## design/flow/design.v

```verilog
module SizedFIFO(CLK, RST_N, D_IN, ENQ, FULL_N, D_OUT, DEQ, EMPTY_N, CLR);
   parameter               p1width = 1;  
   parameter               p2depth = 3;
   parameter               p3cntr_width = 1;  
   parameter               guarded = 1;
   localparam              p2depth2 = p2depth -2 ;
   input                   CLK;
   input                   RST_N;
   input                   CLR;
   input [p1width - 1 : 0] D_IN;
   input                   ENQ;
   input                   DEQ;
   output                  FULL_N;
   output                  EMPTY_N;
   output [p1width - 1 : 0] D_OUT;
   reg                      not_ring_full;
   reg                      ring_empty;
   reg [p3cntr_width-1 : 0] head;
   wire [p3cntr_width-1 : 0] next_head;
   reg [p3cntr_width-1 : 0]  tail;
   wire [p3cntr_width-1 : 0] next_tail;
   reg [p1width - 1 : 0]     arr[0: ((p2depth >= 2) ? (p2depth2) : 0)];
   reg [p1width - 1 : 0]     D_OUT;
   reg                       hasodata;
   wire [p3cntr_width-1:0]   depthLess2 = p2depth2[p3cntr_width-1:0] ;
   wire [p3cntr_width-1 : 0] incr_tail;
   wire [p3cntr_width-1 : 0] incr_head;
   assign                    incr_tail = tail + 1'b1 ;
   assign                    incr_head = head + 1'b1 ;
   assign    next_head = (head == depthLess2 ) ? {p3cntr_width{1'b0}} : incr_head ;
   assign    next_tail = (tail == depthLess2 ) ? {p3cntr_width{1'b0}} : incr_tail ;
   assign    EMPTY_N = hasodata;
   assign    FULL_N  = not_ring_full;
   always @(posedge CLK   )
     begin
        if (!RST_N)
          begin
             head <=  {p3cntr_width {1'b0}} ;
             tail <=  {p3cntr_width {1'b0}} ;
             ring_empty <=  1'b1;
             not_ring_full <=  1'b1;
             hasodata <=  1'b0;
          end  
        else
         begin
            if (!CLR && ENQ && ((DEQ && !ring_empty) || (!DEQ && hasodata && not_ring_full)))
              begin
                 arr[tail] <=  D_IN;
              end
            if (CLR)
              begin
                 head <=  {p3cntr_width {1'b0}} ;
                 tail <=  {p3cntr_width {1'b0}} ;
                 ring_empty <=  1'b1;
                 not_ring_full <=  1'b1;
                 hasodata <=  1'b0;
              end  
            else if (DEQ && ENQ )
              begin
                 if (ring_empty)
                   begin
                      D_OUT <=  D_IN;
                   end
                 else
                   begin
                      tail <=  next_tail;
                      D_OUT <=  arr[head];
                      head <=  next_head;
                   end
              end  
            else if ( DEQ )
              begin
                 if (ring_empty)
                   begin
                      hasodata <=  1'b0;
                   end
                 else
                   begin
                      D_OUT <=  arr[head];
                      head <=  next_head;
                      not_ring_full <=  1'b1;
                      ring_empty <=  next_head == tail ;
                   end
              end  
            else if (ENQ)
              begin
                 if (! hasodata)
                   begin
                      D_OUT <=  D_IN;
                      hasodata <=  1'b1;
                   end
                 else if ( not_ring_full )  
                   begin
                      tail <=  next_tail;
                      ring_empty <=  1'b0;
                      not_ring_full <=  ! (next_tail == head) ;
                   end
              end  
         end  
     end  
endmodule
module XbarArbiter(CLK, RST_N, raises, grant, valid);
    parameter N=4;
    input CLK;
    input RST_N;
    input [N-1:0] raises;
    output reg [N-1:0] grant;
    output reg valid;
    function [1:0] gen_grant_carry;
	input c, r, p;
	begin
	    gen_grant_carry[1] = ~r & (c | p);
	    gen_grant_carry[0] = r & (c | p);
	end
    endfunction
    reg [N-1:0] token;
    reg [N-1:0] granted_A;
    reg [N-1:0] granted_B;
    reg carry;
    reg [1:0] gc;
    integer i;
    always@(*) begin
	valid = 1'b0;
	grant = 0;
	carry = 0;
	granted_A = 0;
	granted_B = 0;
	for(i=0; i < N; i=i+1) begin
	    gc = gen_grant_carry(carry, raises[i], token[i]);
	    granted_A[i] = gc[0];
	    carry = gc[1];
	end
	for(i=0; i < N; i=i+1) begin
	    gc = gen_grant_carry(carry, raises[i], token[i]);
	    granted_B[i] = gc[0];
	    carry = gc[1];
	end
	for(i=0; i < N; i=i+1) begin
	    if(granted_A[i] | granted_B[i]) begin
		grant = 0;
		grant[i] = 1'b1;
		valid = 1'b1;
	    end
	end
    end
    always@(posedge CLK) begin
	if(RST_N) token <= {token[N-2:0], token[N-1]};
	else token <= 1;
    end
endmodule
module Xbar(CLK, RST_N,
	    i_valid,
	    i_prio,
	    i_tail,
	    i_dst,
	    i_vc,
	    i_data, 
	    o_valid,
	    o_prio,
	    o_tail,
	    o_dst,
	    o_vc,
	    o_data, 
 	    i_cred,
	    i_cred_valid,
	    o_cred_en
	    );
    parameter N		    = 8;
    parameter NUM_VCS	    = 2;
    parameter CUT	    = 2;
    parameter DATA	    = 32;
    parameter BUFFER_DEPTH  = 8;
    parameter LOG_N	    = (
	N <= 1 ? 0: 
	N <= 2 ? 1: 
	N <= 4 ? 2: 
	N <= 8 ? 3: 
	N <= 16 ? 4: 
	N <= 32 ? 5: 
	N <= 64 ? 6: 
	N <= 128 ? 7: 
	N <= 256 ? 8 : 
	N <= 512 ? 9 : 
	N <= 1024 ? 10 : 
	N <= 2048 ? 11 : 
	N <= 4096 ? 12 : 
	N <= 8192 ? 13 : 
	N <= 16384 ? 14 : -1);
    parameter VC	    = (
	NUM_VCS <= 1 ? 0: 
	NUM_VCS <= 2 ? 1: 
	NUM_VCS <= 4 ? 2: 
	NUM_VCS <= 8 ? 3: 
	NUM_VCS <= 16 ? 4: 
	NUM_VCS <= 32 ? 5: 
	NUM_VCS <= 64 ? 6: 
	NUM_VCS <= 128 ? 7: 
	NUM_VCS <= 256 ? 8 : 
	NUM_VCS <= 512 ? 9 : 
	NUM_VCS <= 1024 ? 10 : 
	NUM_VCS <= 2048 ? 11 : 
	NUM_VCS <= 4096 ? 12 : 
	NUM_VCS <= 8192 ? 13 : 
	NUM_VCS <= 16384 ? 14 : -1); 
    parameter DST	    = (
	N <= 1 ? 0: 
	N <= 2 ? 1: 
	N <= 4 ? 2: 
	N <= 8 ? 3: 
	N <= 16 ? 4: 
	N <= 32 ? 5: 
	N <= 64 ? 6: 
	N <= 128 ? 7: 
	N <= 256 ? 8 : 
	N <= 512 ? 9 : 
	N <= 1024 ? 10 : 
	N <= 2048 ? 11 : 
	N <= 4096 ? 12 : 
	N <= 8192 ? 13 : 
	N <= 16384 ? 14 : -1);
    parameter FLIT_WIDTH    = 1+1+DST+VC+DATA;
    parameter CRED_WIDTH    = (
	BUFFER_DEPTH <= 1 ? 0: 
	BUFFER_DEPTH <= 2 ? 1: 
	BUFFER_DEPTH <= 4 ? 2: 
	BUFFER_DEPTH <= 8 ? 3: 
	BUFFER_DEPTH <= 16 ? 4: 
	BUFFER_DEPTH <= 32 ? 5: 
	BUFFER_DEPTH <= 64 ? 6: 
	BUFFER_DEPTH <= 128 ? 7: 
	BUFFER_DEPTH <= 256 ? 8 : 
	BUFFER_DEPTH <= 512 ? 9 : 
	BUFFER_DEPTH <= 1024 ? 10 : 
	BUFFER_DEPTH <= 2048 ? 11 : 
	BUFFER_DEPTH <= 4096 ? 12 : 
	BUFFER_DEPTH <= 8192 ? 13 : 
	BUFFER_DEPTH <= 16384 ? 14 : -1) + 1;
    input CLK, RST_N;
    input [N-1:0]              i_valid;
    input [N-1:0]              i_prio; 
    input [N-1:0]              i_tail;
    input [N*DST-1:0]          i_dst; 
    input [N*VC-1:0]           i_vc;
    input [N*DATA-1:0]         i_data;
    wire [VC-1:0]              i_vc_arr [N-1:0];
    wire [N-1:0]               f_prio;
    wire [N-1:0]               f_tail;
    wire [DST-1:0]             f_dst [N-1:0];
    wire [VC-1:0]              f_vc [N-1:0];
    wire [DATA-1:0]            f_data [N-1:0];
    wire [N-1:0]               f_elig;
    wire [DST*N-1:0]	       f_dst_flat;
    wire [VC*N-1:0]            f_vc_flat;
    wire [DATA*N-1:0]          f_data_flat;
    output reg [N-1:0]         o_valid;
    output reg [N-1:0]         o_prio;
    output reg [N-1:0]         o_tail;
    output [N*DST-1:0]         o_dst;
    output [N*VC-1:0]          o_vc;
    output [N*DATA-1:0]        o_data;
    reg [DST-1:0]              o_dst_arr [N-1:0];
    reg [VC-1:0]               o_vc_arr [N-1:0];
    reg [DATA-1:0]             o_data_arr [N-1:0];
    output [N*VC-1:0]          i_cred;  
    output reg [N-1:0]         i_cred_valid;  
    reg [VC-1:0]               i_cred_arr [N-1:0];
    input [N-1:0]              o_cred_en;
    wire [N-1:0]               grants [N-1:0];
    wire [N-1:0]               grant_valids;
    reg [N-1:0]                deq_en;
    reg [CRED_WIDTH-1:0]       creds_left [N-1:0];
    genvar i, o, k;
    integer in,out;
    generate
	for(o=0; o < N; o=o+1) begin: arbiters
	    wire [N-1:0] raises;
	    for(k=0; k < N; k=k+1) begin: raisewires
		assign raises[k] = (f_dst[k] == o) && f_elig[k];
	    end
	    XbarArbiter#(.N(N)) arbiter(.CLK(CLK), 
					.RST_N(RST_N),
					.raises(raises),
					.valid(grant_valids[o]),
					.grant(grants[o]));  
	end
    endgenerate
    always@(posedge CLK) begin
	if(RST_N) begin
	    for(in=0; in < N; in=in+1) begin
		if(i_valid[in])
		    i_cred_arr[in] <= i_vc_arr[in];
	    end
	end
	else begin
	    for(in=0; in < N; in=in+1) begin
		i_cred_arr[in]<='hx;
	    end
	end
    end
    for(i=0; i < N; i=i+1) begin: assign_arr
	assign i_vc_arr[i] = i_vc[(i+1)*VC-1:i*VC];
        assign i_cred[(i+1)*VC-1:i*VC] = i_cred_arr[i];
        assign o_dst[(i+1)*DST-1:i*DST] = o_dst_arr[i];
	assign o_vc[(i+1)*VC-1:i*VC] = o_vc_arr[i];
	assign o_data[(i+1)*DATA-1:i*DATA] = o_data_arr[i]; 
    end
    always@(*) begin
	for(in=0; in < N; in=in+1) begin: deqwires
	    deq_en[in] = 1'b0;
	    i_cred_valid[in] = 1'b0;
	    for(out=0; out < N; out=out+1) begin: outer
		if(grant_valids[out] && (grants[out][in] == 1'b1) && (creds_left[out] != 0)) begin
		    deq_en[in] = 1'b1;
		    i_cred_valid[in] = 1'b1;
		end
	    end
	end
    end
    for(i=0; i < N; i=i+1) begin
	assign f_dst_flat[(i+1)*DST-1:i*DST] = f_dst[i];
	assign f_vc_flat[(i+1)*VC-1:i*VC] = f_vc[i];
	assign f_data_flat[(i+1)*DATA-1:i*DATA] = f_data[i];
    end
    for(i=0; i < N; i=i+1) begin: steerwires
	always@(grant_valids[i] or grants[i] or creds_left[i] or f_prio or f_tail or f_dst_flat or f_vc_flat or f_data_flat) begin
	    o_valid[i] = 1'b0;
	    o_prio[i] = 'hx;
	    o_tail[i] = 'hx;
	    o_dst_arr[i] = 'hx;
	    o_vc_arr[i] = 'hx;
	    o_data_arr[i] = 'hx;
	    for(in=0; in < N; in=in+1) begin: innersteer
		if(grant_valids[i] && (grants[i][in] == 1'b1) && (creds_left[i] != 0)) begin
		    o_valid[i] = 1'b1;
		    o_prio[i] = f_prio[in];
		    o_tail[i] = f_tail[in];
		    o_dst_arr[i]  = f_dst[in];
		    o_vc_arr[i]   = f_vc[in];
		    o_data_arr[i] = f_data[in];
		end
	    end
	end
    end
    for(o=0; o < N; o=o+1) begin: output_credits
	always@(posedge CLK) begin
	    if(RST_N) begin
		if((o_cred_en[o] == 1'b0) && (o_valid[o] == 1'b1))
		    creds_left[o] <= creds_left[o] - 1;
		else if((o_cred_en[o] == 1'b1) && (o_valid[o] == 1'b0))
		    creds_left[o] <= creds_left[o] + 1;
	    end
	    else begin
		creds_left[o] <= BUFFER_DEPTH;
	    end
	end
    end
    generate
	for(i=0; i < N; i=i+1) begin: ififos
	    SizedFIFO#(.p1width(FLIT_WIDTH), .p2depth(BUFFER_DEPTH), .p3cntr_width((
	BUFFER_DEPTH <= 1 ? 0: 
	BUFFER_DEPTH <= 2 ? 1: 
	BUFFER_DEPTH <= 4 ? 2: 
	BUFFER_DEPTH <= 8 ? 3: 
	BUFFER_DEPTH <= 16 ? 4: 
	BUFFER_DEPTH <= 32 ? 5: 
	BUFFER_DEPTH <= 64 ? 6: 
	BUFFER_DEPTH <= 128 ? 7: 
	BUFFER_DEPTH <= 256 ? 8 : 
	BUFFER_DEPTH <= 512 ? 9 : 
	BUFFER_DEPTH <= 1024 ? 10 : 
	BUFFER_DEPTH <= 2048 ? 11 : 
	BUFFER_DEPTH <= 4096 ? 12 : 
	BUFFER_DEPTH <= 8192 ? 13 : 
	BUFFER_DEPTH <= 16384 ? 14 : -1))) inQ
		       (.CLK(CLK), 
			.RST_N(RST_N), 
			.D_IN({i_prio[i], i_tail[i], i_dst[(i+1)*DST-1:i*DST], i_vc[(i+1)*VC-1:i*VC], i_data[(i+1)*DATA-1:i*DATA]}),
			.ENQ(i_valid[i]),
			.D_OUT({f_prio[i], f_tail[i], f_dst[i], f_vc[i], f_data[i]}),
			.DEQ(deq_en[i]),
			.EMPTY_N(f_elig[i]),
			.FULL_N(),  
			.CLR(1'b0)  
		      );
	end
    endgenerate
endmodule
```

## design/flow/run.sh

```bash
#!/bin/bash
# the make line also repeats each setting of config.mk as NAME=value (left out here)
make -C /OpenROAD-flow-scripts/flow DESIGN_CONFIG=/design/flow/config.mk WORK_HOME=/design/flow/orfs CLKGATE_MAP_FILE= finish
```

## design/flow/config.mk

```make
export PLATFORM = sky130hd
export DESIGN_NAME = Xbar
export DESIGN_NICKNAME = Xbar
export VERILOG_FILES = /design/flow/design.v
export SDC_FILE = /design/flow/constraint.sdc
export NUM_CORES = 4
export LEC_CHECK = 0
export ABC_AREA = 1
export CAP_MARGIN = 20
export CELL_PAD_IN_SITES_DETAIL_PLACEMENT = 2
export CELL_PAD_IN_SITES_GLOBAL_PLACEMENT = 2
export CORE_MARGIN = 2
export CORE_UTILIZATION = 30
export SLEW_MARGIN = 20
```

## design/flow/constraint.sdc

```tcl
create_clock -name core_clock -period 6.28 [get_ports {CLK}]
set_input_delay 1.2560 -clock core_clock [delete_from_list [all_inputs] [get_ports {CLK}]]
set_output_delay 1.2560 -clock core_clock [all_outputs]
set_load 0.01 [all_outputs]
```

==> results of run 1 <==
## timing repair
| item | 4_1_cts | 5_1_grt |
|---|---|---|
| setup endpoints to repair | 319 | 331 |
| pin swaps | 432 | 212 |
| buffers inserted | 343 | 61 |
| gates resized | 2252 | 451 |
| gates cloned | 75 | 2 |
## stage by stage
| step | setup WS, ps | total power [uW] | cells | hold slack, ps |
|---|---|---|---|---|
| global placement | -102.2 | 40920 | 20293 | 411.7 |
| detailed placement | -178.9 | 41370 | 20293 | 415.5 |
| floorplan | -695.2 | 28850 | 14177 | 391.5 |
| CTS | -452.0 | 61810 | 21255 | 409.1 |
| global route | -1108 | 64280 | 21326 | 448.6 |
| finish | -941.1 | 62520 | 21344 | 408.7 |
## cell type report
class	count	area, um^2
fillers	46057	264400
flip-flops and latches	2632	77180
multi-input cells	9709	51460
repair buffers	1892	20930
clock buffers	411	8630
well taps	5734	7174
inverters	759	2987
clock inverters	168	1612
diodes	38	95.09
repair inverters	1	5.005
## per-layer routing
layer	up-vias	global-route usage [%]	wire length [um]
met5	-	0	168
met4	26	19.92	54440
met3	1663	5.562	44340
met2	4420	51.72	336600
met1	63710	40.32	299500
li1	52137	-	-
==> deck_impl_summary.md, run 1 <==
Implementation Results

Run status
  • Outcome: finished with violations
  • Blocking Checks: setup timing

Timing
  • Final min period: 7221 ps
  • FMAX: 0.1385 GHz
  • Worst Tran Pin Value: between 1000 and 1500 ps
  • Fin worst setup slack: -941.1 ps
  • TNS Setup: -141290 ps
  • RSZ-0062 raised after global routing: yes
  • Final Hold Fails: 0
  • Final Max-Slew Violation Tally: 0
  • Clock Skew: around 55 ps
  • Slew Limit Headroom: 24.66%
  • Setup violators final: 318
  • Crit share post-route: 115.0%

Drt
  • DRT antenna net count: 0
  • Initial DRC count: around 11000
  • Avg WL per Cell: 34.44 um
  • Final wirelength: 735000 um
  • Vias: approximately 120k
  • Vias/cell: ~5.7
  • DR pass1 iterations: 5
  • DR DRC count: 0

Synth
  • Top logic family: AND-OR/OR-AND gates
  • Yosys cell count: 14177
  • Synth top cells by count: nand2_1, edfxtp_1, a21oi_1
  • Net count of the mapped netlist: about 15000
  • Sequential-to-total area share from yosys stat: roughly 60%
  • Syn Area/Cell: 9.237 um^2
  • Mapped Area: 0.1309 mm^2
  • Number of enable flip-flop cells: roughly 2400
  • Xor and xnor area share after synthesis: 0.3411%
  • Simple share: 16.47%
  • Ys flop type: edfxtp_1
  • Dominant cell area share: a little under three fifths
  • Most common cell in the netlist: nand2_1
  • Netlist cell types: roughly 58
  • AND-OR/OR-AND Cells, Area Fraction: 17.78%
  • Seq cells post-synth: 2632
  • Synth Instances: 14177
  • Ys async rst share: 0%
  • Synth area leader: edfxtp_1
  • FA/HA/MAJ Cells, Area Fraction: 0.3803%
  • Ys Warns: 13
  • Area fraction in mux cells: 0.5809%
  • Synthesis area per yosys: 0.1309 mm^2
  • Top cells by area: edfxtp_1, nand2_1, a21oi_1

Floorplan
  • Die height: 664.7 um
  • IO Pins: between 600 and 700
  • Initial core utilization: a little under a third
  • Core area: 0.4345 mm^2
  • Row cnt: 242
  • Die area: 0.4418 mm^2
  • Die width: approximately 660 um

GRT
  • Total track usage: 32.19%
  • Largest net degree at the start of global routing: 93
  • Initial antenna violation count: 95
  • GR Overflow Total: 0
  • Vias in the first global route: 127832
  • First-pass GRT wire length: between 1000000 and 1500000 um

Worst setup path
  • Worst Setup Start Kind: register
  • Crit path from: ififos[0].inQ.D_OUT[34]
  • Worst R2R End: creds_left[4][3]
  • CP arrival: ~6000 ps
  • Crit-path max FO: 8
  • R2r startpoint: ififos[0].inQ.D_OUT[33]
  • Critical Path End Type: output pin
  • Buf/Inv on CP: 8
  • Reg2Reg Setup Slack: ~10 ps
  • Slowest CP cell: edfxtp_1
  • Largest stage delay, worst path: 470 ps
  • R2R cell count: 48
  • CP Class: reg -> out
  • Critical Path Sink: o_data[86]
  • CP top delay family: simple AND/OR/NAND/NOR gates
  • CP required: 5020 ps
  • Most common cell on crit path: nand2_1
  • Worst path depth: 39

Cells and area
  • Nets@finish: 15675
  • Design Area, Final: 0.1701 mm^2
  • Final Core Density: 39.14%
  • Area grow syn2layout: 29.87%

Clock tree
  • Insertion Delay late pin: 970 ps
  • Sink Count: 2632
  • Root Driver: clkbuf_16
  • Clock-pin slew on the worst setup and hold paths: 70 ps
  • CTS Hold Bufs: 0
  • TritonCTS clock tree: yes
  • H-tree levels: 5
  • Clk buf depth: 4
  • CTS buffer count: roughly 320

Worst hold path
  • Hold depth: 2
  • HP Start: arbiters[6].arbiter.token[3]
  • Worst min-delay path endpoint: arbiters[6].arbiter.token[4]
  • Worst hold path class: reg -> reg

Pwr
  • Net Sw Frac: 38.54%
  • Combinational gate power: 22000 uW
  • P_clk: 18600 uW
  • NetSw: between 20000 and 25000 uW
  • Worst vdd ir: around 0.26 mV
  • Sequential power share: 35.2%
  • Logic pwr share: 35.1%
  • Top power consumer group: sequential cells
  • Seq pwr: 22000 uW
  • Power per cell area: 367.6 mW/mm^2
  • Clk pwr share: 29.7%
  • Leakage: approximately 0.064 uW
  • Pint: 38420 uW

Run
  • Maxcap violations: 0
  • Tool warning count: 33

Placement
  • DP Area: 0.1492 mm^2
  • Gpl congestion: 0.9556
  • Post-DP HPWL: 483800 um
  • IO Port Bufs: 649
==> run 2: changes to the inputs <==
ABC_AREA = not set   (was 1)
CELL_PAD_IN_SITES_DETAIL_PLACEMENT = not set   (was 2)
CELL_PAD_IN_SITES_GLOBAL_PLACEMENT = not set   (was 2)
CORE_UTILIZATION = 70   (was 30)
CTS_CLUSTER_DIAMETER = 29   (was not set)
CTS_CLUSTER_SIZE = 76   (was not set)
HOLD_SLACK_MARGIN = -0.08   (was not set)
MAX_ROUTING_LAYER = met4   (was not set)
PLACE_DENSITY = 0.37   (was not set)
SETUP_SLACK_MARGIN = 1.09   (was not set)
clock period = 5.53 ns   (was 6.28 ns; I/O delays follow)
==> run 2 against run 1 <==
  * The flow now stops in global routing (5_1_grt)
  * Die size decreased by 59%
  * Area after synthesis decreased by 6.0%
  * Synthesized cell count decreased by 35%
==> deck_impl_summary.md, run 2 <==
Flow Results at a Glance

Synth
  • Top logic family: multiplexers
  • Synthesis area per yosys: 0.1231 mm^2 (-6.0%)
  • Number of enable flip-flop cells: 2440 (unchanged)
  • Ys flop type: edfxtp_1
  • Mapped Area: 0.1231 mm^2 (-6.0%)
  • Synth top cells by count: edfxtp_1, nand2_1, mux2i_1
  • Ys Warns: 13 (unchanged)
  • AND-OR/OR-AND Cells, Area Fraction: 11.69% (-6.1 points)
  • Top cells by area: edfxtp_1, mux2i_1, mux4_2
  • Netlist cell types: 95 (+64%)
  • Simple share: 6.752% (-9.7 points)
  • Sequential-to-total area share from yosys stat: 62.66% (+3.8 points)
  • Synth area leader: edfxtp_1
  • Dominant cell area share: 59.54% (+3.6 points)
  • Area fraction in mux cells: 14.83% (+14 points)
  • Yosys cell count: 9217 (-35%)
  • Syn Area/Cell: 13.35 um^2 (+45%)
  • Seq cells post-synth: 2632 (unchanged)
  • Xor and xnor area share after synthesis: 0.2135% (-0.13 points)
  • Ys async rst share: 0% (unchanged)
  • FA/HA/MAJ Cells, Area Fraction: 0.4046% (+0.024 points)
  • Synth Instances: 9217 (-35%)
  • Net count of the mapped netlist: 9574 (-34%)
  • Most common cell in the netlist: edfxtp_1

Clock tree
  • CTS buffer count: 432 (+34%)
  • Sink Count: 2632 (unchanged)
  • H-tree levels: 5 (unchanged)
  • Clk buf depth: 4 (unchanged)
  • Root Driver: clkbuf_16

Floorplan
  • IO Pins: 650 (unchanged)
  • Die height: 423.3 um (-36%)
  • Initial core utilization: 70.64% (+41 points)
  • Row cnt: 153 (-37%)
  • Core area: 0.1742 mm^2 (-60%)
  • Die width: 423.3 um (-36%)
  • Die area: 0.1792 mm^2 (-59%)

Run status
  • Stop err: [ERROR GRT-0116] Global routing finished with congestion. Check the congestion regions in the DRC Viewer.
  • Outcome: aborted with a tool error
  • Stop stage: global routing (5_1_grt)

GRT
  • GR Overflow Total: slightly below 900
  • Total track usage: roughly nine tenths

Placement
  • Post-DP HPWL: 325600 um (-33%)
  • Gpl congestion: 1.126 (+18%)
  • Placed cell count: 11969 (-41%)
  • IO Port Bufs: 649 (unchanged)
-- run 2: per-stage QoR --
stage                     hold WS [ps]  setup TNS [ps]  setup slack (ps)  utilization [%]  instance area, um^2
after floorplan                  404.6               0             175.2                -               123600
after global placement           424.4           -4232            -312.4            78.58               136900
after detailed placement         432.8           -6162            -340.4            78.58               136900
after CTS                        381.5         -111570            -654.2            91.40               159200
-- run 2: routing by layer --
metal,overflow,global-route usage (%)
met5,-,-
met4,333,86.33
met3,120,78.15
met2,359,97.23
met1,76,87.10
-- run 2: timing repair --
item,in CTS
pin swaps,561
gates resized,2273
endpoints found under the setup margin,3146
setup buffers,343
endpoints found under the hold margin,0
hold buffers,0
cloned,49
==> run 3: changes to the inputs <==
ABC_AREA = 1   (was not set)
CELL_PAD_IN_SITES_DETAIL_PLACEMENT = 2   (was not set)
CELL_PAD_IN_SITES_GLOBAL_PLACEMENT = 2   (was not set)
CORE_MARGIN = 7   (was 2)
CORE_UTILIZATION = 30   (was 70)
CTS_CLUSTER_DIAMETER = not set   (was 29)
CTS_CLUSTER_SIZE = not set   (was 76)
HOLD_SLACK_MARGIN = not set   (was -0.08)
PLACE_DENSITY = not set   (was 0.37)
SETUP_SLACK_MARGIN = not set   (was 1.09)
SLEW_MARGIN = 10   (was 20)
TNS_END_PERCENT = 80   (was not set)
clock period = 4.42 ns   (was 5.53 ns; I/O delays follow)
==> run 3 against run 2 <==
  * The layout now fails its checks (setup timing)
  * Synthesized cell count increased by 54%
  * Die size increased to 2.5 times the previous value
  * Area after synthesis increased by 6.4%
==> deck_impl_summary.md, run 3 <==
Implementation Results

Run status
  • Outcome: finished with violations
  • Blocking Checks: setup timing

Pwr
  • P_clk: roughly 26000 uW
  • Combinational gate power: between 30000 and 40000 uW
  • Leakage: 0.06705 uW
  • Logic pwr share: 36.0%
  • Top power consumer group: combinational cells
  • Sequential power share: a little over a third
  • Worst vdd ir: 0.3478 mV
  • NetSw: 33740 uW
  • Net Sw Frac: 37.98%
  • Clk pwr share: ~29%
  • Pint: 55090 uW
  • Power per cell area: between 500 and 600 mW/mm^2
  • Seq pwr: 31100 uW

Drt
  • DRT antenna net count: 0
  • Avg WL per Cell: 32.80 um
  • DR DRC count: 0
  • Initial DRC count: 9083
  • Vias: 122258
  • Final wirelength: 721800 um
  • Vias/cell: 5.555
  • DR pass1 iterations: 6

Worst setup path
  • Critical Path End Type: output pin
  • Worst Setup Start Kind: register
  • CP top delay family: simple AND/OR/NAND/NOR gates
  • R2R cell count: 54
  • CP arrival: between 5000 and 6000 ps
  • Buf/Inv on CP: 9
  • Largest stage delay, worst path: 570 ps
  • Crit-path max FO: 12
  • CP Class: reg -> out
  • Worst path depth: 39
  • CP required: ~3500 ps
  • Crit path from: ififos[0].inQ.D_OUT[34]
  • Worst R2R End: creds_left[1][3]
  • Critical Path Sink: o_data[250]
  • Most common cell on crit path: nand2_2
  • Reg2Reg Setup Slack: -1650 ps
  • Slowest CP cell: o211ai_1
  • R2r startpoint: ififos[0].inQ.D_OUT[34]

Synth
  • Seq cells post-synth: 2632 (unchanged)
  • Synth top cells by count: nand2_1, edfxtp_1, a21oi_1
  • Top logic family: AND-OR/OR-AND gates
  • Synth Instances: 14177 (+54%)
  • Syn Area/Cell: 9.237 um^2 (-31%)
  • Most common cell in the netlist: nand2_1
  • Net count of the mapped netlist: 14534 (+52%)
  • Simple share: 16.47% (+9.7 points)
  • Mapped Area: 0.1309 mm^2 (+6.4%)
  • AND-OR/OR-AND Cells, Area Fraction: 17.78% (+6.1 points)
  • Netlist cell types: 58 (-39%)
  • Ys flop type: edfxtp_1
  • Top cells by area: edfxtp_1, nand2_1, a21oi_1
  • Ys async rst share: 0% (unchanged)
  • Sequential-to-total area share from yosys stat: 58.89% (-3.8 points)
  • Area fraction in mux cells: 0.5809% (-14 points)
  • Xor and xnor area share after synthesis: 0.3411% (+0.13 points)
  • Dominant cell area share: 55.95% (-3.6 points)
  • Number of enable flip-flop cells: 2440 (unchanged)
  • FA/HA/MAJ Cells, Area Fraction: 0.3803% (-0.024 points)
  • Ys Warns: 13 (unchanged)
  • Synth area leader: edfxtp_1
  • Yosys cell count: 14177 (+54%)
  • Synthesis area per yosys: 0.1309 mm^2 (+6.4%)

Worst hold path
  • HP Start: arbiters[0].arbiter.token[2]
  • Worst min-delay path endpoint: arbiters[0].arbiter.token[3]
  • Worst hold path class: reg -> reg
  • Hold depth: 2

Placement
  • Post-DP HPWL: 519800 um (+60%)
  • DP Area: 0.1583 mm^2 (+16%)
  • Gpl congestion: 0.9674 (-14%)
  • IO Port Bufs: 649 (unchanged)
  • Pre-CTS setup slack: -1909 ps (-1569 ps)

Clock tree
  • TritonCTS clock tree: yes
  • CTS Hold Bufs: 0 (unchanged)
  • Insertion Delay late pin: 960 ps
  • CTS buffer count: 317 (-27%)
  • Sink Count: 2632 (unchanged)
  • Root Driver: clkbuf_16
  • Clk buf depth: 4 (unchanged)
  • H-tree levels: 5 (unchanged)
  • Clock-pin slew on the worst setup and hold paths: 60 ps

Timing
  • Clock Skew: approximately 65 ps
  • Worst Tran Pin Value: about 1100 ps
  • Fin worst setup slack: -2114 ps
  • Crit share post-route: 147.8%
  • Setup violators final: 3184
  • Final Max-Slew Violation Tally: 0
  • Final Hold Fails: 0
  • Final min period: 6534 ps
  • Slew Limit Headroom: 25.32%
  • RSZ-0062 raised after global routing: yes
  • FMAX: 0.1530 GHz

GRT
  • Met1 Use GR: a little under two fifths
  • GR Overflow Total: 0
  • First-pass GRT wire length: 988500 um
  • Gr busiest metal: met2
  • Vias in the first global route: between 100k and 150k
  • Total track usage: 31.02%
  • Grt met2 use: 50.63%
  • Initial antenna violation count: 73
  • Largest net degree at the start of global routing: 115
  • GR Util met3: 3.080%

Cells and area
  • Design Area, Final: 0.1742 mm^2
  • Nets@finish: ~16000
  • Final Core Density: 40.09%
  • Fillers: about 46000
  • Area grow syn2layout: 33.03%

Floorplan
  • Die area: 0.4552 mm^2 (+150%)
  • Core area: 0.4345 mm^2 (+150%)
  • Initial core utilization: 30.14% (-41 points)
  • IO Pins: 650 (unchanged)
  • Row cnt: 242 (+58%)
  • Die height: 674.7 um (+59%)
  • Die width: 674.7 um (+59%)

Run
  • Tool warning count: ~44
  • Maxcap violations: 0
run 3: cell type report:
cell class / instances / area, um^2 / area share (%)
well taps: 5734 / 7174 / 4.118
clock inverters: 177 / 1680 / 0.9646
inverters: 759 / 2932 / 1.683
repair buffers: 2568 / 26200 / 15.04
multi-input cells: 9709 / 50550 / 29.02
diodes: 34 / 85.08 / 0.04884
flip-flops and latches: 2632 / 77180 / 44.30
clock buffers: 397 / 8407 / 4.826
run 3: timing repair:
item                                     CTS  global route
buffers inserted                          68            87
pin swaps                                176           325
cloned                                    20            19
endpoints found under the setup margin  3184          3184
resized                                  872           937
run 3: stage by stage:
stage	hold WS, ps	total power, uW	instances	setup TNS, ps
2_1_floorplan	391.5	41050	14177	-822910
3_3_place_gp	415.4	60840	21231	-2897250
3_5_place_dp	423.5	61550	21232	-3429390
4_1_cts	371.4	88270	21884	-3104430
5_1_grt	407.9	91250	21997	-3831960
6_report	434.0	88830	22010	-2971930
run 3: routing by layer:
layer | share of wire [%] | routed length, um
met5 | 0 | 0
met4 | 7.0 | 50430
met3 | 4.2 | 30190
met2 | 47 | 339500
met1 | 42 | 301800
==> run 4: changes to the inputs <==
ABC_AREA = not set   (was 1)
CELL_PAD_IN_SITES_DETAIL_PLACEMENT = 0   (was 2)
CORE_MARGIN = 2   (was 7)
CORE_UTILIZATION = 46   (was 30)
MAX_ROUTING_LAYER = not set   (was met4)
PLACE_DENSITY = 0.45   (was not set)
SLEW_MARGIN = 20   (was 10)
TNS_END_PERCENT = not set   (was 80)
==> run 4 against run 3 <==
  * The layout still fails its checks (setup timing)
  * Cell count shrank 34%
  * Clock power shrank 7%
  * Non-clock buffer count shrank 372
  * Final area decreased by 9.7%
  * Synthesized cell count down 35%
  * Critical path depth down 18
  * Utilization is 19 points higher
  * Worst setup slack better by 420 ps
  * Die size shrank 40%
  * Largest cell class unchanged
  * Highest routed layer is now met5
==> deck_impl_summary.md, run 4 <==
Implementation Results

Worst setup path
  • Worst path depth: 21 (-46%)
  • Buf/Inv on CP: 11 (+2)
  • Crit-path max FO: 6 (-6)
  • R2r startpoint: ififos[3].inQ.D_OUT[33]
  • Most common cell on crit path: buf_4
  • Critical Path End Type: output pin
  • Critical Path Sink: o_vc[5]
  • Critical path, cell by cell: buf_4 -> buf_4 -> nand4b_1 -> o211ai_1 -> buf_4 -> a2111oi_4 -> or3b_4 -> buf_12 -> nand3b_1 -> buf_6 -> a211oi_4 -> buf_4 -> buf_12 -> buf_12 -> mux2i_1 -> a211oi_2 -> a21oi_1 -> buf_4 -> o211ai_1 -> buf_4 -> buf_6
  • R2R cell count: 20 (-63%)
  • Crit path from: ififos[1].inQ.D_OUT[34]
  • Reg2Reg Setup Slack: -1090 ps (+560 ps)
  • Largest stage delay, worst path: 460 ps (-110 ps)
  • CP arrival: 5230 ps (-420 ps)
  • CP required: 3540 ps (about the same)
  • Worst R2R End: ififos[0].inQ.D_OUT[24]
  • CP top delay family: buffers and inverters
  • CP Class: reg -> out
  • Slowest CP cell: edfxtp_1
  • Worst Setup Start Kind: register

Timing
  • Clock Skew: 45.77 ps (-19.41 ps)
  • Hold slack: 320.8 ps (-113.1 ps)
  • Final min period: 6112 ps (-421.9 ps)
  • Worst Tran Pin Value: 1174 ps (+53.50 ps)
  • Final Max-Slew Violation Tally: 0 (unchanged)
  • Final Hold Fails: 0 (unchanged)
  • Setup violators final: 3075 (-3.4%)
  • RSZ-0062 raised after global routing: yes
  • Slew Limit Headroom: 21.75% (-3.6 points)
  • Crit share post-route: 138.3% (-9.5 points)
  • Fin worst setup slack: -1692 ps (+421.9 ps)
  • FMAX: 0.1636 GHz (+6.9%)

Run
  • Tool warning count: 35 (-20%)
  • Maxcap violations: 0 (unchanged)

Pwr
  • Clk pwr share: 34.8% (+5.8 points)
  • Worst vdd ir: 0.3749 mV (+7.8%)
  • Combinational gate power: 15800 uW (-51%)
  • Sequential power share: 42.5% (+7.5 points)
  • NetSw: 20630 uW (-39%)
  • P_clk: 24100 uW (-7%)
  • Seq pwr: 29500 uW (-5%)
  • Leakage: 0.05465 uW (-18%)
  • Pint: 48830 uW (-11%)
  • Net Sw Frac: 29.70% (-8.3 points)
  • Top power consumer group: sequential cells
  • Power per cell area: 441.6 mW/mm^2 (-13%)
  • Logic pwr share: 22.7% (-13 points)

Synth
  • Simple share: 6.752% (-9.7 points)
  • Yosys cell count: 9217 (-35%)
  • Ys async rst share: 0% (unchanged)
  • FA/HA/MAJ Cells, Area Fraction: 0.4046% (+0.024 points)
  • Synth Instances: 9217 (-35%)
  • Synthesis area per yosys: 0.1231 mm^2 (-6.0%)
  • Top cells by area: edfxtp_1, mux2i_1, mux4_2
  • Area fraction in mux cells: 14.83% (+14 points)
  • Number of enable flip-flop cells: 2440 (unchanged)
  • AND-OR/OR-AND Cells, Area Fraction: 11.69% (-6.1 points)
  • Top logic family: multiplexers
  • Xor and xnor area share after synthesis: 0.2135% (-0.13 points)
  • Ys flop type: edfxtp_1
  • Seq cells post-synth: 2632 (unchanged)
  • Dominant cell area share: 59.54% (+3.6 points)
  • Ys Warns: 13 (unchanged)
  • Net count of the mapped netlist: 9574 (-34%)
  • Netlist cell types: 95 (+64%)
  • Most common cell in the netlist: edfxtp_1
  • Synth top cells by count: edfxtp_1, nand2_1, mux2i_1
  • Syn Area/Cell: 13.35 um^2 (+45%)
  • Sequential-to-total area share from yosys stat: 62.66% (+3.8 points)
  • Synth area leader: edfxtp_1
  • Mapped Area: 0.1231 mm^2 (-6.0%)

Floorplan
  • Initial core utilization: 46.34% (+16 points)
  • Die height: 521.2 um (-23%)
  • Die width: 521.2 um (-23%)
  • Die area: 0.2717 mm^2 (-40%)
  • IO Pins: 650 (unchanged)
  • Row cnt: 189 (-22%)
  • Core area: 0.2656 mm^2 (-39%)

GRT
  • Initial antenna violation count: 73 (unchanged)
  • Total track usage: 36.44% (+5.4 points)
  • GR Overflow Total: 0 (unchanged)
  • Largest net degree at the start of global routing: 76 (-34%)
  • First-pass GRT wire length: 693800 um (-30%)
  • Vias in the first global route: 86865 (-33%)

Worst hold path
  • HP Start: RST_N
  • Worst hold path class: in -> reg
  • Hold depth: 3 (+1)

Drt
  • Vias/cell: 6.331 (+14%)
  • DR pass1 iterations: 13 (+7)
  • DR DRC count: 0 (unchanged)
  • DRT antenna net count: 0 (unchanged)
  • Initial DRC count: 12570 (+38%)
  • Avg WL per Cell: 34.97 um (+6.6%)
  • Vias: 91961 (-25%)
  • Final wirelength: 508000 um (-30%)

Placement
  • Pre-CTS setup slack: -1516 ps (+393.1 ps)
  • DP Area: 0.1450 mm^2 (-8.4%)
  • Gpl congestion: 1.020 (+5.5%)
  • Placed cell count: 13869 (-35%)
  • IO Port Bufs: 649 (unchanged)
  • Post-DP HPWL: 354200 um (-32%)

Clock tree
  • Root Driver: clkbuf_16
  • TritonCTS clock tree: yes
  • Sink Count: 2632 (unchanged)
  • Clk buf depth: 4 (unchanged)
  • CTS buffer count: 288 (-9.1%)
  • H-tree levels: 5 (unchanged)
  • Clock-pin slew on the worst setup and hold paths: 60 ps (about the same)
  • Insertion Delay late pin: 960 ps (about the same)
  • CTS Hold Bufs: 0 (unchanged)

Cells and area
  • Nets@finish: 11099 (-32%)
  • Design Area, Final: 0.1573 mm^2 (-9.7%)
  • Area grow syn2layout: 27.81%
  • Post-Layout Cell Count: 14525 (-34%)

Run status
  • Outcome: finished with violations
  • Blocking Checks: setup timing
==> run 4: metal layers <==
layer,track usage (%),wire length [um],part of all wire (%)
met1,48.08,197600,39
met2,53.59,219200,43
met3,10.94,54600,11
met4,20.71,36080,7.1
met5,0.4212,491,0.097
==> run 4: cell type report <==
class | instances | area (um^2)
diodes | 18 | 45.04
clock buffers | 358 | 7606
clock inverters | 164 | 1789
fillers | 20835 | 108300
inverters | 134 | 511.7
multi-input cells | 5490 | 44100
flip-flops and latches | 2632 | 77190
well taps | 3533 | 4420
repair buffers | 2196 | 21630
==> run 4: metrics by stage <==
| step | setup TNS, ps | utilization (%) | power (uW) |
|---|---|---|---|
| 3_5_place_dp | -2012060 | 54.61 | 44920 |
| 5_1_grt | -2274770 | 59.22 | 71130 |
| 2_1_floorplan | -1545520 | - | 34610 |
| 4_1_cts | -1819410 | 58.96 | 69260 |
| 3_3_place_gp | -1964840 | 54.61 | 44890 |
| 6_report | -1964150 | 59.23 | 69460 |
==> run 4: repair_timing <==
item                                    in CTS  in global routing
setup buffers                               85                 23
gates resized                              656                218
hold endpoints to repair                     0                  0
endpoints found under the setup margin    3160               3156
pin swaps                                  214                113
cloned                                      12                  4
==> run 5: changes to the inputs <==
CORE_UTILIZATION = 45   (was 46)
clock period = 2.62 ns   (was 4.42 ns; I/O delays follow)
==> run 5 against run 4 <==
  * The layout still fails its checks (setup timing)
  * Global-route usage rose by 0.22 points
  * Utilization rose by 1.7 points
  * Routed wire length rose by 3.3%
  * Flip-flop count did not move
  * Count of clock-buffer cells in the layout rose by 1
  * Sequential power rose by 64%
  * Hold slack improved by 13 ps
  * Clock skew rose by 18 ps
  * Combinational power rose by 94%
  * Synthesized cell count did not move
  * Critical endpoint is now o_tail[2]
  * Largest power group unchanged
==> deck_impl_summary.md, run 5 <==
Implementation Results

GRT
  • Gr busiest metal: met2
  • Grt met2 use: 53.42% (-0.16 points)
  • Vias in the first global route: 90170 (+3.8%)
  • Met1 Use GR: 47.84% (-0.24 points)
  • GR Util met3: 10.91% (-0.033 points)
  • Largest net degree at the start of global routing: 61 (-20%)
  • First-pass GRT wire length: 714900 um (+3.0%)
  • GR Overflow Total: 0 (unchanged)
  • Total track usage: 36.66% (+0.22 points)
  • Initial antenna violation count: 65 (-11%)

Worst hold path
  • Worst min-delay path endpoint: ififos[7].inQ.arr[0][8]
  • Worst hold path class: in -> reg
  • HP Start: i_data[232]
  • Hold depth: 1 (-2)

Floorplan
  • Row cnt: 191 (+1.1%)
  • IO Pins: 650 (unchanged)
  • Die width: 527.0 um (+1.1%)
  • Die height: 527.0 um (+1.1%)
  • Die area: 0.2777 mm^2 (+2.2%)
  • Initial core utilization: 45.33% (-1.0 points)
  • Core area: 0.2715 mm^2 (+2.2%)

Synth
  • Top cells by area: edfxtp_1, mux2i_1, mux4_2
  • Yosys cell count: 9217 (unchanged)
  • Seq cells post-synth: 2632 (unchanged)
  • Netlist cell types: 95 (unchanged)
  • Ys flop type: edfxtp_1
  • Most common cell in the netlist: edfxtp_1
  • Mapped Area: 0.1231 mm^2 (unchanged)
  • Synth Instances: 9217 (unchanged)
  • Ys async rst share: 0% (unchanged)
  • Synthesis area per yosys: 0.1231 mm^2 (unchanged)
  • Syn Area/Cell: 13.35 um^2 (unchanged)
  • Area fraction in mux cells: 14.83% (unchanged)
  • Ys Warns: 13 (unchanged)
  • Simple share: 6.752% (unchanged)
  • Net count of the mapped netlist: 9574 (unchanged)
  • Dominant cell area share: 59.54% (unchanged)
  • Sequential-to-total area share from yosys stat: 62.66% (unchanged)
  • AND-OR/OR-AND Cells, Area Fraction: 11.69% (unchanged)
  • Synth area leader: edfxtp_1
  • Top logic family: multiplexers
  • FA/HA/MAJ Cells, Area Fraction: 0.4046% (unchanged)
  • Number of enable flip-flop cells: 2440 (unchanged)
  • Synth top cells by count: edfxtp_1, nand2_1, mux2i_1
  • Xor and xnor area share after synthesis: 0.2135% (unchanged)

Clock tree
  • Clock-pin slew on the worst setup and hold paths: 60 ps (about the same)
  • TritonCTS clock tree: yes
  • Sink Count: 2632 (unchanged)
  • Root Driver: clkbuf_16
  • Clk buf depth: 4 (unchanged)
  • H-tree levels: 5 (unchanged)
  • CTS buffer count: 289 (+0.35%)
  • Insertion Delay late pin: 930 ps (-30 ps)

Pwr
  • Pint: 83950 uW (+72%)
  • Worst vdd ir: 0.5971 mV (+59%)
  • Top power consumer group: sequential cells
  • Seq pwr: 48300 uW (+64%)
  • Sequential power share: 40.5% (-2.0 points)
  • Clk pwr share: 33.9% (-0.9 points)
  • Logic pwr share: 25.6% (+2.9 points)
  • Net Sw Frac: 29.68% (about the same)
  • P_clk: 40500 uW (+68%)
  • Power per cell area: 722.0 mW/mm^2 (+64%)
  • NetSw: 35440 uW (+72%)
  • Combinational gate power: 30600 uW (+94%)
  • Leakage: 0.05852 uW (+7.1%)

Worst setup path
  • R2r startpoint: ififos[0].inQ.D_OUT[34]
  • CP top delay family: AND-OR/OR-AND gates
  • Largest stage delay, worst path: 1030 ps (+570 ps)
  • CP required: 2100 ps (-1440 ps)
  • Worst Setup Start Kind: register
  • Most common cell on crit path: buf_6
  • Reg2Reg Setup Slack: -2830 ps (-1740 ps)
  • Worst path depth: 13 (-38%)
  • CP arrival: 5120 ps (-110 ps)
  • R2R cell count: 21 (+5.0%)
  • Slowest CP cell: a222oi_1
  • Critical Path Sink: o_tail[2]
  • Crit-path max FO: 22 (+16)
  • Crit path from: ififos[3].inQ.D_OUT[33]
  • Buf/Inv on CP: 6 (-5)
  • Critical Path End Type: output pin
  • CP Class: reg -> out
  • Critical path, cell by cell: buf_6 -> or4bb_4 -> o21ai_4 -> a21oi_2 -> a221oi_4 -> buf_6 -> nor3_2 -> buf_4 -> buf_4 -> a222oi_1 -> o221ai_1 -> buf_6 -> buf_6
  • Worst R2R End: ififos[5].inQ.arr[1][27]

Drt
  • DRT antenna net count: 0 (unchanged)
  • Vias/cell: 6.298 (-0.52%)
  • Initial DRC count: 12896 (+2.6%)
  • Vias: 94858 (+3.2%)
  • DR pass1 iterations: 12 (-1)
  • Avg WL per Cell: 34.83 um (-0.42%)
  • DR DRC count: 0 (unchanged)
  • Final wirelength: 524500 um (+3.3%)

Timing
  • Final Max-Slew Violation Tally: 0 (unchanged)
  • Setup violators final: 3184 (+3.5%)
  • Slew Limit Headroom: 21.00% (-0.76 points)
  • Fin worst setup slack: -3027 ps (-1335 ps)
  • TNS Setup: -7104050 ps (-5139900 ps)
  • FMAX: 0.1771 GHz
  • RSZ-0062 raised after global routing: yes
  • Crit share post-route: 215.5% (+77 points)
  • Final Hold Fails: 0 (unchanged)
  • Worst Tran Pin Value: 1185 ps (+11.33 ps)
  • Clock Skew: 63.57 ps (+17.80 ps)
  • Final min period: 5647 ps

Cells and area
  • Final Core Density: 60.91% (+1.7 points)
  • Nets@finish: 11599 (+4.5%)
  • Fillers: 20981 (+0.70%)
  • Area grow syn2layout: 34.37%

Placement
  • IO Port Bufs: 649 (unchanged)
  • Gpl congestion: 1.059 (+3.8%)
  • Post-DP HPWL: 364600 um (+3.0%)

Run status
  • Blocking Checks: setup timing
  • Outcome: finished with violations

Run
  • Tool warning count: 35 (unchanged)
  • Maxcap violations: 0 (unchanged)
run 5: what timing repair did:
action,in CTS,in global routing
setup endpoints to repair,3184,3184
gates cloned,18,6
hold buffers,1,0
setup buffers,128,104
hold endpoints to repair,9,0
pin swaps,253,258
gates resized,931,753
run 5: area by class of cell:
type                            count  area [um^2]  share of cell area, %
Tap cell                         3570         4467                  2.701
Clock inverter                    156         1652                 0.9987
Antenna cell                       25        62.56                0.03783
Sequential cell                  2632        77190                  46.68
Multi-Input combinational cell   5490        45180                  27.32
Inverter                          134        510.5                 0.3087
Timing Repair Buffer             2695        28670                  17.33
Clock buffer                      359         7649                  4.625
run 5: metal layers:
metal / vias to the layer above / part of all wire (%)
met5: - / 0.044
met2: 5572 / 43
met4: 38 / 8.0
li1: 39932 / -
met1: 47749 / 38
met3: 1567 / 11
run 5: through the flow:
stage / instances / total power [uW] / cell area [um^2] / setup WS [ps] / hold slack (ps)
2_1_floorplan: 9217 / 58380 / 123600 / -2735 / 404.6
3_3_place_gp: 14300 / 77000 / 150600 / -3404 / 417.3
3_5_place_dp: 14300 / 77120 / 150600 / -3370 / 414.3
4_1_cts: 14942 / 118200 / 163000 / -3035 / 282.5
5_1_grt: 15043 / 122200 / 165300 / -3030 / 349.5
6_report: 15061 / 119400 / 165400 / -3027 / 333.8
==> run 6: changes to the inputs <==
CELL_PAD_IN_SITES_GLOBAL_PLACEMENT = 1   (was 2)
CORE_UTILIZATION = 53   (was 45)
CTS_CLUSTER_SIZE = 25   (was not set)
clock period = 4.42 ns   (was 2.62 ns; I/O delays follow)
==> run 6 against run 5 <==
  * Cell count down 7.1%
  * Utilization increased by 7.0 points
  * The layout still fails its checks (setup timing)
  * Worst setup slack improved by 1500 ps
  * Combinational power fell by about 50%
  * Flip-flop count unchanged
  * First-iteration DRC count increased by 17%
  * Largest power group unchanged
  * Clock power down 43%
  * Sequential share of layout area increased by 2.7 points
  * Area after synthesis unchanged
==> deck_impl_summary.md, run 6 <==
Implementation Results

Pwr
  • Combinational gate power: 15300 uW (-50%)
  • Pint: 48250 uW (-43%)
  • Top power consumer group: sequential cells
  • NetSw: 19910 uW (-44%)
  • Power per cell area: 435.7 mW/mm^2 (-40%)
  • Net Sw Frac: 29.21% (-0.47 points)
  • Leakage: 0.05454 uW (-6.8%)
  • Sequential power share: 43.5% (+3.0 points)
  • Logic pwr share: 22.4% (-3.2 points)
  • Seq pwr: 29700 uW (-39%)
  • Worst vdd ir: 0.4097 mV (-31%)
  • Clk pwr share: 34.0% (about the same)
  • P_clk: 23200 uW (-43%)

Synth
  • Ys flop type: edfxtp_1
  • Most common cell in the netlist: edfxtp_1
  • Yosys cell count: 9217 (unchanged)
  • Netlist cell types: 95 (unchanged)
  • Synthesis area per yosys: 0.1231 mm^2 (unchanged)
  • Number of enable flip-flop cells: 2440 (unchanged)
  • Mapped Area: 0.1231 mm^2 (unchanged)
  • Dominant cell area share: 59.54% (unchanged)
  • Ys Warns: 13 (unchanged)
  • Top logic family: multiplexers
  • Syn Area/Cell: 13.35 um^2 (unchanged)
  • Simple share: 6.752% (unchanged)
  • Synth top cells by count: edfxtp_1, nand2_1, mux2i_1
  • Synth Instances: 9217 (unchanged)
  • Synth area leader: edfxtp_1
  • Seq cells post-synth: 2632 (unchanged)
  • Top cells by area: edfxtp_1, mux2i_1, mux4_2
  • Xor and xnor area share after synthesis: 0.2135% (unchanged)
  • Net count of the mapped netlist: 9574 (unchanged)
  • Sequential-to-total area share from yosys stat: 62.66% (unchanged)
  • Ys async rst share: 0% (unchanged)
  • Area fraction in mux cells: 14.83% (unchanged)
  • FA/HA/MAJ Cells, Area Fraction: 0.4046% (unchanged)
  • AND-OR/OR-AND Cells, Area Fraction: 11.69% (unchanged)

Worst setup path
  • Reg2Reg Setup Slack: -770 ps (+2060 ps)
  • Crit path from: ififos[1].inQ.D_OUT[34]
  • Buf/Inv on CP: 5 (-1)
  • R2r startpoint: ififos[1].inQ.D_OUT[34]
  • Worst R2R End: ififos[5].inQ.arr[3][4]
  • Worst Setup Start Kind: register
  • Critical path, cell by cell: buf_6 -> nand4b_1 -> o211ai_1 -> a2111oi_2 -> nor2_1 -> buf_4 -> o31a_1 -> or3_4 -> or2_4 -> buf_12 -> mux2i_1 -> nand2_1 -> o21ai_0 -> o211ai_1 -> buf_4 -> clkdlybuf4s50_1
  • Critical Path Sink: o_data[102]
  • CP required: 3540 ps (+1440 ps)
  • CP Class: reg -> out
  • Crit-path max FO: 18 (-18%)
  • Critical Path End Type: output pin
  • Largest stage delay, worst path: 540 ps (-490 ps)
  • Worst path depth: 16 (+3)
  • CP top delay family: buffers and inverters
  • CP arrival: 5070 ps (-50 ps)
  • Slowest CP cell: clkdlybuf4s50_1
  • R2R cell count: 18 (-14%)

GRT
  • First-pass GRT wire length: 678000 um (-5.2%)
  • Vias in the first global route: 88458 (-1.9%)
  • Largest net degree at the start of global routing: 115 (+89%)
  • Total track usage: 40.89% (+4.2 points)
  • Initial antenna violation count: 72 (+11%)
  • GR Overflow Total: 0 (unchanged)

Clock tree
  • CTS buffer count: 288 (-0.35%)
  • CTS Hold Bufs: 0 (-1)
  • Sink Count: 2632 (unchanged)
  • Clock-pin slew on the worst setup and hold paths: 60 ps (about the same)
  • H-tree levels: 5 (unchanged)
  • Root Driver: clkbuf_16
  • Clk buf depth: 4 (unchanged)
  • TritonCTS clock tree: yes
  • Insertion Delay late pin: 960 ps (+30 ps)

Run
  • Tool warning count: 40 (+14%)
  • Maxcap violations: 0 (unchanged)

Placement
  • Pre-CTS setup slack: -1549 ps (+1822 ps)
  • DP Area: 0.1438 mm^2 (-4.5%)
  • Gpl congestion: 1.056 (-0.26%)
  • Post-DP HPWL: 336700 um (-7.6%)
  • Placed cell count: 13302 (-7.0%)
  • IO Port Bufs: 649 (unchanged)

Cells and area
  • Area grow syn2layout: 27.13%
  • Nets@finish: 11085 (-4.4%)
  • Post-Layout Cell Count: 13989 (-7.1%)
  • Design Area, Final: 0.1565 mm^2 (-5.4%)
  • Final Core Density: 67.92% (+7.0 points)
  • Fillers: 16142 (-23%)

Floorplan
  • IO Pins: 650 (unchanged)
  • Die height: 485.9 um (-7.8%)
  • Row cnt: 176 (-7.9%)
  • Initial core utilization: 53.43% (+8.1 points)
  • Die area: 0.2361 mm^2 (-15%)
  • Core area: 0.2303 mm^2 (-15%)
  • Die width: 485.9 um (-7.8%)

Drt
  • Initial DRC count: 15146 (+17%)
  • DRT antenna net count: 0 (unchanged)
  • Final wirelength: 494800 um (-5.7%)
  • DR pass1 iterations: 14 (+2)
  • Avg WL per Cell: 35.37 um (+1.6%)
  • Vias/cell: 6.682 (+6.1%)
  • DR DRC count: 0 (unchanged)
  • Vias: 93470 (-1.5%)

Timing
  • Setup violators final: 2948 (-7.4%)
  • FMAX: 0.1680 GHz
  • RSZ-0062 raised after global routing: yes
  • Clock Skew: 82.82 ps (+19.25 ps)
  • Worst Tran Pin Value: 1186 ps (+0.8003 ps)
  • Fin worst setup slack: -1534 ps (+1493 ps)
  • Final min period: 5954 ps
  • Hold slack: 389.7 ps (+55.86 ps)
  • Final Hold Fails: 0 (unchanged)
  • Final Max-Slew Violation Tally: 0 (unchanged)
  • Crit share post-route: 134.7% (-81 points)
  • Slew Limit Headroom: 20.94% (-0.053 points)

Worst hold path
  • Worst min-delay path endpoint: ififos[2].inQ.not_ring_full
  • Hold depth: 2 (+1)
  • HP Start: RST_N
  • Worst hold path class: in -> reg

Run status
  • Blocking Checks: setup timing
  • Outcome: finished with violations
run 6: layer usage:
layer / wire [um] / vias to the layer above / track usage, %
li1: - / 38877 / -
met1: 180300 / 46453 / 52.51
met2: 210800 / 6316 / 59.00
met3: 61270 / 1770 / 13.71
met4: 41860 / 54 / 27.48
met5: 580 / - / 0
run 6: layout make-up:
type / count / area, um^2 / share of cell area (%)
diodes: 31 / 77.57 / 0.04958
repair buffers: 2182 / 21570 / 13.79
multi-input cells: 5490 / 44380 / 28.37
inverters: 134 / 505.5 / 0.3231
well taps: 3026 / 3786 / 2.420
flip-flops and latches: 2632 / 77190 / 49.34
clock inverters: 142 / 1453 / 0.9285
clock buffers: 352 / 7488 / 4.786
run 6: per-stage QoR:
stage / setup TNS [ps] / power [uW]
floorplan: -1545520 / 34610
global placement: -1694570 / 44220
detailed placement: -1713820 / 44310
CTS: -1549800 / 67460
global route: -1817620 / 69630
finish: -1516290 / 68160
run 6: what timing repair did:
| action | in CTS | in global routing |
|---|---|---|
| pin swaps | 244 | 194 |
| gates resized | 728 | 449 |
| setup buffers | 93 | 79 |
| setup endpoints to repair | 3057 | 3075 |
| cloned | 10 | 3 |
==> run 7: changes to the inputs <==
ABC_AREA = 0   (was not set)
CELL_PAD_IN_SITES_DETAIL_PLACEMENT = 2   (was 0)
CORE_MARGIN = 9   (was 2)
CORE_UTILIZATION = 21   (was 53)
CTS_CLUSTER_DIAMETER = 338   (was not set)
CTS_CLUSTER_SIZE = not set   (was 25)
GPL_TIMING_DRIVEN = 0   (was not set)
PLACE_DENSITY = not set   (was 0.45)
PLACE_DENSITY_LB_ADDON = 0.12   (was not set)
SETUP_SLACK_MARGIN = 0.93   (was not set)
clock period = 7.53 ns   (was 4.42 ns; I/O delays follow)
==> run 7 against run 6 <==
  * Highest routed layer unchanged
  * Final area increased by 3.5%
  * Global-route usage decreased by 19 points
  * Still fails the layout checks on setup timing
  * Routed wire length increased by 41%
  * Hold slack improved by 46 ps
  * Total power decreased by 37%
  * Worst setup slack improved by 1500 ps
  * Largest power group unchanged
  * Count of clock-buffer cells in the layout increased by 62
  * Cell count increased by 35%
  * Critical path depth unchanged
  * Via count increased by 1.0%
==> deck_impl_summary.md, run 7 <==
Implementation Results

Run status
  • Blocking Checks: setup timing
  • Outcome: finished with violations

Timing
  • RSZ-0062 raised after global routing: yes
  • Slew Limit Headroom: 13.87% (-7.1 points)
  • Final min period: about 7600 ps
  • Hold slack: 436.1 ps (+46.36 ps)
  • Final Max-Slew Violation Tally: 0 (unchanged)
  • TNS Setup: -31.92 ps (+1516260 ps)
  • Worst Tran Pin Value: 1292 ps (+106.2 ps)
  • Final Hold Fails: 0 (unchanged)
  • Crit share post-route: 100.4% (-34 points)
  • Fin worst setup slack: -31.92 ps (+1502 ps)
  • Clock Skew: 66.00 ps (-16.82 ps)
  • Setup violators final: 1 (-100%)
  • FMAX: between 0.1 and 0.15 GHz

Synth
  • Synth Instances: 9217 (unchanged)
  • Synth area leader: edfxtp_1
  • Top cells by area: edfxtp_1, mux2i_1, mux4_2
  • Yosys cell count: 9217 (unchanged)
  • Net count of the mapped netlist: 9574 (unchanged)
  • Syn Area/Cell: 13.35 um^2 (unchanged)
  • Dominant cell area share: 59.54% (unchanged)
  • Mapped Area: 0.1231 mm^2 (unchanged)
  • Top logic family: multiplexers
  • Synthesis area per yosys: 0.1231 mm^2 (unchanged)
  • Most common cell in the netlist: edfxtp_1
  • Synth top cells by count: edfxtp_1, nand2_1, mux2i_1
  • Seq cells post-synth: 2632 (unchanged)
  • AND-OR/OR-AND Cells, Area Fraction: 11.69% (unchanged)
  • Number of enable flip-flop cells: 2440 (unchanged)
  • FA/HA/MAJ Cells, Area Fraction: 0.4046% (unchanged)
  • Area fraction in mux cells: 14.83% (unchanged)
  • Sequential-to-total area share from yosys stat: 62.66% (unchanged)
  • Simple share: 6.752% (unchanged)
  • Ys async rst share: 0% (unchanged)
  • Ys flop type: edfxtp_1
  • Xor and xnor area share after synthesis: 0.2135% (unchanged)
  • Ys Warns: 13 (unchanged)
  • Netlist cell types: 95 (unchanged)

Worst setup path
  • Worst Setup Start Kind: register
  • CP required: 6020 ps (+2480 ps)
  • Most common cell on crit path: buf_12
  • Buf/Inv on CP: 5 (unchanged)
  • Worst R2R End: ififos[5].inQ.arr[4][3]
  • CP arrival: 6060 ps (+990 ps)
  • Critical Path End Type: output pin
  • Crit path from: ififos[4].inQ.D_OUT[34]
  • CP Class: reg -> out
  • Reg2Reg Setup Slack: 880 ps (+1650 ps)
  • R2r startpoint: ififos[4].inQ.D_OUT[34]
  • Crit-path max FO: 7 (-11)
  • CP top delay family: AND-OR/OR-AND gates
  • Critical Path Sink: o_data[29]
  • R2R cell count: 19 (+1)
  • Worst path depth: 16 (unchanged)
  • Critical path, cell by cell: buf_12 -> or4b_4 -> buf_6 -> a21o_1 -> a2111o_1 -> a311o_1 -> o21ai_2 -> nand4_1 -> or3b_4 -> buf_12 -> buf_8 -> mux2i_1 -> a21oi_1 -> a211oi_2 -> o31ai_4 -> buf_2
  • Slowest CP cell: o31ai_4
  • Largest stage delay, worst path: 710 ps (+170 ps)

Clock tree
  • Insertion Delay late pin: 990 ps (+30 ps)
  • Sink Count: 2632 (unchanged)
  • CTS Hold Bufs: 0 (unchanged)
  • CTS buffer count: 326 (+13%)
  • Clk buf depth: 4 (unchanged)
  • TritonCTS clock tree: yes
  • H-tree levels: 5 (unchanged)
  • Clock-pin slew on the worst setup and hold paths: 60 ps (about the same)
  • Root Driver: clkbuf_16

Cells and area
  • Comb gate area: 0.04615 mm^2 (+4.0%)
  • Nets@finish: 11099 (+0.13%)
  • Fillers: 61617 (+280%)
  • Area grow syn2layout: 31.53%
  • Flop area: 0.07713 mm^2 (about the same)

Floorplan
  • Row cnt: 280 (+59%)
  • Initial core utilization: 21.12% (-32 points)
  • Die height: 783.5 um (+61%)
  • Die area: 0.6139 mm^2 (+160%)
  • Core area: 0.5826 mm^2 (+150%)
  • IO Pins: 650 (unchanged)
  • Die width: 783.5 um (+61%)

Worst hold path
  • Worst hold path class: reg -> reg
  • HP Start: arbiters[7].arbiter.token[7]
  • Hold depth: 1 (-1)
  • Worst min-delay path endpoint: arbiters[7].arbiter.token[0]

GRT
  • GR Overflow Total: 0 (unchanged)
  • Vias in the first global route: 97377 (+10%)
  • Largest net degree at the start of global routing: 34 (-70%)
  • First-pass GRT wire length: 911800 um (+34%)
  • Total track usage: 21.69% (-19 points)
  • Initial antenna violation count: 228 (+220%)

Pwr
  • NetSw: 14010 uW (-30%)
  • Net Sw Frac: 32.74% (+3.5 points)
  • Logic pwr share: 23.8% (+1.4 points)
  • Pint: 28770 uW (-40%)
  • Clk pwr share: 36.7% (+2.7 points)
  • Top power consumer group: sequential cells
  • Leakage: 0.05262 uW (-3.5%)
  • Worst vdd ir: 0.1853 mV (-55%)
  • Design Power: 42770 uW (-37%)
  • Combinational gate power: 10200 uW (-33%)
  • P_clk: 15700 uW (-32%)
  • Power per cell area: 264.3 mW/mm^2 (-39%)
  • Sequential power share: 39.5% (-4.0 points)
  • Seq pwr: 16900 uW (-43%)

Placement
  • Gpl congestion: 0.9747 (-7.7%)
  • IO Port Bufs: 649 (unchanged)
  • Post-DP HPWL: 530200 um (+57%)

Drt
  • DR pass1 iterations: 9 (-5)
  • Vias: 94447 (+1.0%)
  • DR DRC count: 0 (unchanged)
  • Vias/cell: 4.997 (-25%)
  • Avg WL per Cell: 36.88 um (+4.3%)
  • DRT antenna net count: 0 (unchanged)
  • Final wirelength: 697100 um (+41%)
  • Initial DRC count: 9779 (-35%)

Run
  • Maxcap violations: 0 (unchanged)
  • Tool warning count: 32 (-20%)
run 7: layout make-up:
type | instances | area share [%]
sequential | 2632 | 47.65
clock inverter | 181 | 1.184
multi-input combinational | 5490 | 28.51
buffer | 961 | 3.139
antenna | 136 | 0.2103
tap | 7755 | 5.995
inverter | 134 | 0.3154
clock buffer | 414 | 5.346
timing repair buffer | 1197 | 7.653
run 7: repair_timing:
| item | in CTS | in global routing |
|---|---|---|
| resized | 1095 | 919 |
| cloned | 1 | 4 |
| pin swaps | 209 | 210 |
| buffers inserted | 125 | 82 |
| hold endpoints to repair | 0 | 0 |
| endpoints found under the setup margin | 2602 | 484 |
run 7: per-layer routing:
layer  routed length [um]  global-route usage (%)  vias to the layer above
li1                     -                       -                    39085
met1               276500                   26.62                    49736
met2               312600                   34.12                     4108
met3                56980                   5.741                     1428
met4                50150                   12.98                       90
met5                  866                       0                        -
run 7: metrics by stage:
step                      utilization (%)  setup WS, ps  instance area, um^2  cells
after global routing                27.76        -48.92               161700  18838
after global placement              23.92        -10580               139400  17621
after detailed placement            24.80         -1837               144500  17956
final                               27.78        -31.92               161900  18900
after CTS                           27.35         105.9               159300  18677
after floorplan                         -        -718.4               123200   9217
Power is estimated from default activity; no workload was simulated.
